## simon2share
module simon2share(clk, data_ina, data_inb, data_rdy, cipher_out, Done);
Size in the first run: ~3400 cells after synthesis, roughly 520 flip-flops, about 130 I/O pins, ~0.033 sq mm of cells after synthesis.
make LEC_CHECK=0 CAP_MARGIN=25 CELL_PAD_IN_SITES_DETAIL_PLACEMENT=0 CORE_ASPECT_RATIO=1.97 CORE_MARGIN=7 CORE_UTILIZATION=40 CTS_CLUSTER_SIZE=100 GPL_ROUTABILITY_DRIVEN=0 GPL_TIMING_DRIVEN=0 HOLD_SLACK_MARGIN=-0.07 MAX_ROUTING_LAYER=met5 PLACE_DENSITY=0.6 SLEW_MARGIN=25 finish   # period 5.0 ns
run.sh (not shown) runs the stock make flow with config.mk's settings and CLKGATE_MAP_FILE=.
The baseline produced a clean layout.
Edit:
Settings changed: CAP_MARGIN 25 to 20, CELL_PAD_IN_SITES_DETAIL_PLACEMENT 0 to unset, CORE_ASPECT_RATIO 1.97 to unset, CORE_MARGIN 7 to 2, CORE_UTILIZATION 40 to 54, CTS_CLUSTER_SIZE 100 to unset, GPL_ROUTABILITY_DRIVEN 0 to unset, GPL_TIMING_DRIVEN 0 to unset, HOLD_SLACK_MARGIN -0.07 to unset, MAX_ROUTING_LAYER met5 to unset, PLACE_DENSITY 0.6 to unset, SETUP_SLACK_MARGIN set to 0.48, SLEW_MARGIN 25 to 20.
Clock period 5.0 ns to 2.58 ns, I/O delays scaled along.
Outcome: The changed run finished with setup timing left. Area after synthesis does not change. Die size drops by 31%. Sequential power rose by about 100%. Worst hold slack degrades by 380 ps. Sequential share of layout area falls by 2.0 points. Synthesized cell count does not change. Core utilization grows by 20 points. Clock skew is lower by 7.3 ps. Routed wire length shrinks by 13%. Via count fell by 0.90%. Final cell count decreases by 5.8%.

* * *

simon2share again, from the RTL that the note above started with.
clock: 3.88 ns
lec_check: 0
abc_area: 1
cap_margin: 15
cell_pad_in_sites_global_placement: 0
core_aspect_ratio: 1.79
core_margin: 2
core_utilization: 28
cts_cluster_diameter: 323
gpl_routability_driven: 0
max_routing_layer: met4
place_density_lb_addon: 0.07
setup_slack_margin: 0.33
slew_margin: 5
The starting point went through all stages and came out clean.
Change:
Settings changed: CORE_ASPECT_RATIO 1.79 to default, CORE_UTILIZATION 28 to 70, CTS_CLUSTER_DIAMETER 323 to 236, CTS_CLUSTER_SIZE from default to 15, GPL_ROUTABILITY_DRIVEN 0 to default, PLACE_DENSITY from default to 0.77, PLACE_DENSITY_LB_ADDON 0.07 to default, SLEW_MARGIN 5 to 20.
Clock period 3.88 ns to 1.82 ns, I/O delays scaled along.
What happened: With this change the flow produced a layout that fails on setup timing. Power climbs by well over a third. Die size drops by well over a third. Routed wire length drops by a few percent. Sequential share of layout area drops by 2.1 points. Clock-buffer cell count drops by 34. Final cell count drops by roughly a tenth. Final area climbs by a few percent. Via count climbs by a quarter to a third.
Change:
Settings changed: ABC_AREA 1 to default, CAP_MARGIN 15 to 20, CELL_PAD_IN_SITES_GLOBAL_PLACEMENT 0 to default, CORE_UTILIZATION 70 to 40, CTS_CLUSTER_DIAMETER 236 to default, CTS_CLUSTER_SIZE 15 to default, MAX_ROUTING_LAYER met4 to default, PLACE_DENSITY 0.77 to 0.6, SETUP_SLACK_MARGIN 0.33 to default.
Clock period 1.82 ns to 5.0 ns, I/O delays scaled along.
Outcome: The new run finished clean; power came out lower by 61%; count of clock-buffer cells in the layout came out higher by 38; setup slack is better by 1.3 ns; final cell count shrinks by 9.9%; cell area goes down by 8.6%; routed wire length came out lower by 26%.
Change:
Settings changed: CORE_UTILIZATION 40 to 72, CTS_CLUSTER_DIAMETER from default to 29, CTS_CLUSTER_SIZE from default to 50, PLACE_DENSITY 0.6 to default, SETUP_SLACK_MARGIN from default to 0.39.
Clock period 5.0 ns to 2.58 ns, I/O delays scaled along.
Effect:
- The changed run finished with setup timing left
- critical path depth rises by 4
- sequential share of layout area falls by 4.1 points
- total power rises by 140%
- setup slack loses 0.84 ns
Change:
Settings changed: CORE_UTILIZATION 72 to 61, CTS_CLUSTER_DIAMETER 29 to default, CTS_CLUSTER_SIZE 50 to default, PLACE_DENSITY from default to 0.6, SETUP_SLACK_MARGIN 0.39 to 0.51.
Clock period 2.58 ns to 3.86 ns, I/O delays scaled along.
Result: The changed run finished clean; setup slack is better by 0.86 ns; register-to-register slack is better by 1.4 ns; core utilization fell by 21 points; sequential cell count is unchanged; final area fell by roughly a tenth; clock-buffer cell count fell by 57; total power fell by well over a third; hold slack is better by 0.34 ns; synthesized area stays the same; global-route usage fell by 12 points; routed wire length fell by about a fifth.

* * *

The RTL this note starts from:
==> flow/design.v <==
module p_datapath
	(clk, counter, data_ina, data_inb, data_rdy,key_ina, key_inb, cipher_out);
input clk, data_ina, data_inb;
input [1:0] data_rdy;
input [7:0] counter;
input [63:0] key_ina, key_inb;	
output [127:0] cipher_out;
wire [63:0] Xout_a, Xout_b, Yout_a, Yout_b;
data_share2 share_a(.clk(clk), .data_rdy(data_rdy), .counter(counter[0]), .data_in(data_ina), 
						 .key_in(key_ina), .X_out(Xout_a), .Y_out(Yout_a), .Y_in(Yout_b));				 
data_share2 share_b(.clk(clk), .data_rdy(data_rdy), .counter(counter[0]), .data_in(data_inb), 
						 .key_in(key_inb), .X_out(Xout_b), .Y_out(Yout_b), .Y_in(Yout_a));
wire [127:0] res1, res2;
reg sel1, sel2;
always @(*) begin
	if (134 <= counter) begin
		sel1 <= 1;
		sel2 <= 1;
	end
	else begin		
		sel1 <= 0;
		sel2 <= 0;
	end
end
quick_mux_128 SHARE_A_OUT_MUX_128( .in1({Xout_a, Yout_a}), .in2(128'd0), .out(res1), .sel(sel1) );
quick_mux_128 SHARE_B_OUT_MUX_128( .in1({Xout_b, Yout_b}), .in2(128'd0), .out(res2), .sel(sel2) );
assign cipher_out = res1 ^ res2;
endmodule  
module data_share2(clk, data_rdy, counter, data_in,key_in, X_out, Y_out, Y_in);
input clk, counter, data_in;
input [63:0] key_in;
input [1:0] data_rdy;	
input [63:0] Y_in;
output [63:0] X_out, Y_out;
reg [63:0] X, Y;
wire [63:0] XL1_1, XL2_1, XL8_1;
assign XL1_1 = {X[62:0], X[63]}; 
assign XL2_1 = {X[61:0], X[63:62]}; 
assign XL8_1 = {X[55:0], X[63:56]}; 
wire [63:0] YL1_1, YL8_2;
assign YL1_1 = {Y[62:0], Y[63]}; 
assign YL8_2 = {Y_in[55:0], Y_in[63:56]}; 
wire [63:0] sout1, sout2;
sub1 s1(Y, XL2_1, XL8_1, XL1_1, sout1);
sub1 s2(X, key_in, YL1_1, YL8_2, sout2);
always@(posedge clk)
begin
   if(data_rdy ==1) begin
		{X, Y} <= {data_in, X, Y[63:1]};
	end
	else if(data_rdy ==3) begin			
		if (counter == 1'b0) begin							
			X <= sout1 ;
			Y <= X;
		end
		else begin
			X <= sout2;
		end
	end
end
assign X_out = X;
assign Y_out = Y;
endmodule
module sub1(i1, i2, i3, i4, o1);
input [63:0] i1, i2, i3, i4;
output [63:0] o1;
wire [63:0] andout;
and4 a1(i3[3:0], i4[3:0], andout[3:0]);
and4 a2(i3[7:4], i4[7:4], andout[7:4]);
and4 a3(i3[11:8], i4[11:8], andout[11:8]);
and4 a4(i3[15:12], i4[15:12], andout[15:12]);
and4 a5(i3[19:16], i4[19:16], andout[19:16]);
and4 a6(i3[23:20], i4[23:20], andout[23:20]);
and4 a7(i3[27:24], i4[27:24], andout[27:24]);
and4 a8(i3[31:28], i4[31:28], andout[31:28]);
and4 a9(i3[35:32], i4[35:32], andout[35:32]);
and4 a10(i3[39:36], i4[39:36], andout[39:36]);
and4 a11(i3[43:40], i4[43:40], andout[43:40]);
and4 a12(i3[47:44], i4[47:44], andout[47:44]);
and4 a13(i3[51:48], i4[51:48], andout[51:48]);
and4 a14(i3[55:52], i4[55:52], andout[55:52]);
and4 a15(i3[59:56], i4[59:56], andout[59:56]);
and4 a16(i3[63:60], i4[63:60], andout[63:60]);
assign o1 = i1 ^ i2 ^ andout;
endmodule
module and4(a1, a2, andout);
input [3:0] a1,a2;
output [3:0] andout;
assign andout = a1 & a2;
endmodule
module quick_mux_128(in1, in2, out, sel);
input [127:0] in1,in2;
input sel;
output [127:0] out;
assign out = sel?(in1):in2;
endmodule	
`timescale 1ns / 1ps
module p_keysch10(clk, counter, data_in, data_rdy, key_out);
input clk, data_in;
input [1:0] data_rdy;
input [7:0] counter;
output [63:0] key_out;
reg [63:0] KX, KY;
localparam [0:67] Z = 68'b10101111011100000011010010011000101000010001111110010110110011101011;
localparam [63:0] c = 64'hfffffffffffffffc;
always@(posedge clk)
begin
	if(data_rdy == 2) begin
		{KX, KY} <= {data_in, KX, KY[63:1]};
	end
	else if(data_rdy == 3) begin
		if(counter[0] == 1'b1) begin
			KX <= c ^ Z[counter[7:1]] ^ KY ^ {KX[2:0],KX[63:3]} ^ {KX[3:0],KX[63:4]};
			KY <= KX;
		end
	end
end
assign key_out = KY ;
endmodule
`timescale 1ns / 1ps
module p_keysch11(clk, counter, data_in, data_rdy, key_out);
input clk, data_in;
input [1:0] data_rdy;
input [7:0] counter;
output [63:0] key_out;
reg [63:0] KX, KY;
always@(posedge clk)
begin
	if(data_rdy ==2) begin
		{KX, KY} <= {data_in, KX, KY[63:1]};
	end
	else if(data_rdy ==3) begin
		if(counter[0] == 1'b1) begin
			KX <= KY ^ {KX[2:0],KX[63:3]} ^ {KX[3:0],KX[63:4]};
			KY <= KX;
		end
	end
end
assign key_out = KY ;
endmodule
`timescale 1ns / 1ps
module simon2share(clk, data_ina, data_inb, data_rdy, cipher_out, Done);
input clk;
input data_ina, data_inb;
input [1:0] data_rdy;
output [127:0] cipher_out;
output reg Done;
reg [7:0] counter;
wire [63:0] keya, keyb;
always@(posedge clk)
begin
	if(data_rdy==0) begin
		counter <= 0;
	end
	else if(data_rdy ==3) begin			
		counter <= counter + 1;
	end
end
always @(posedge clk) begin
	if(data_rdy == 3 && (counter == 135))
		Done <= 1;			
	else
		Done <= 0;
end
p_datapath mydatapath(.clk(clk), .counter(counter), 
							 .data_ina(data_ina), .data_inb(data_inb),
							 .data_rdy(data_rdy), 
							 .key_ina(keya), .key_inb(keyb), 
							 .cipher_out(cipher_out));
p_keysch10 mykeysch_a(.clk(clk), .counter(counter), 
							 .data_in(data_ina), .data_rdy(data_rdy), .key_out(keya));
p_keysch11 mykeysch_b(.clk(clk), .counter(counter), 
							 .data_in(data_inb), .data_rdy(data_rdy), .key_out(keyb));						 
endmodule
==> flow/config.mk <==
export PLATFORM = sky130hd
export DESIGN_NAME = simon2share
export DESIGN_NICKNAME = simon2share
export VERILOG_FILES = /design/flow/design.v
export SDC_FILE = /design/flow/constraint.sdc
export NUM_CORES = 4
export LEC_CHECK = 0
export CAP_MARGIN = 15
export CELL_PAD_IN_SITES_GLOBAL_PLACEMENT = 0
export CORE_ASPECT_RATIO = 1.79
export CORE_MARGIN = 2
export CORE_UTILIZATION = 28
export CTS_CLUSTER_DIAMETER = 323
export HOLD_SLACK_MARGIN = 0.01
export MAX_ROUTING_LAYER = met4
export PLACE_DENSITY = 0.77
export SETUP_SLACK_MARGIN = 0.33
export SLEW_MARGIN = 20
==> flow/constraint.sdc <==
create_clock -name core_clock -period 3.17 [get_ports {clk}]
set_input_delay 0.6340 -clock core_clock [delete_from_list [all_inputs] [get_ports {clk}]]
set_output_delay 0.6340 -clock core_clock [all_outputs]
set_load 0.01 [all_outputs]
Rerun with:
- CORE_ASPECT_RATIO: 1.79 -> default
- CORE_UTILIZATION: 28 -> 72
- CTS_CLUSTER_SIZE: default -> 14
- HOLD_SLACK_MARGIN: 0.01 -> default
- MAX_ROUTING_LAYER: met4 -> met5
- PLACE_DENSITY: 0.77 -> 0.78
- SETUP_SLACK_MARGIN: 0.33 -> -0.15
- clock period: 3.17 -> 2.5 ns (I/O delays scaled with it)
Result:
- The new run completed and failed the layout checks on negative setup slack
- combinational power went up by 34%
- worst hold slack got worse by 82 ps
- register-to-register slack got worse by 490 ps
- via count went up by 3.5%
- non-clock buffer count went up by 38
- cell count went down by 18%
- power went up by 23%
No activity file was given, so power comes from the tool's default toggle rates.
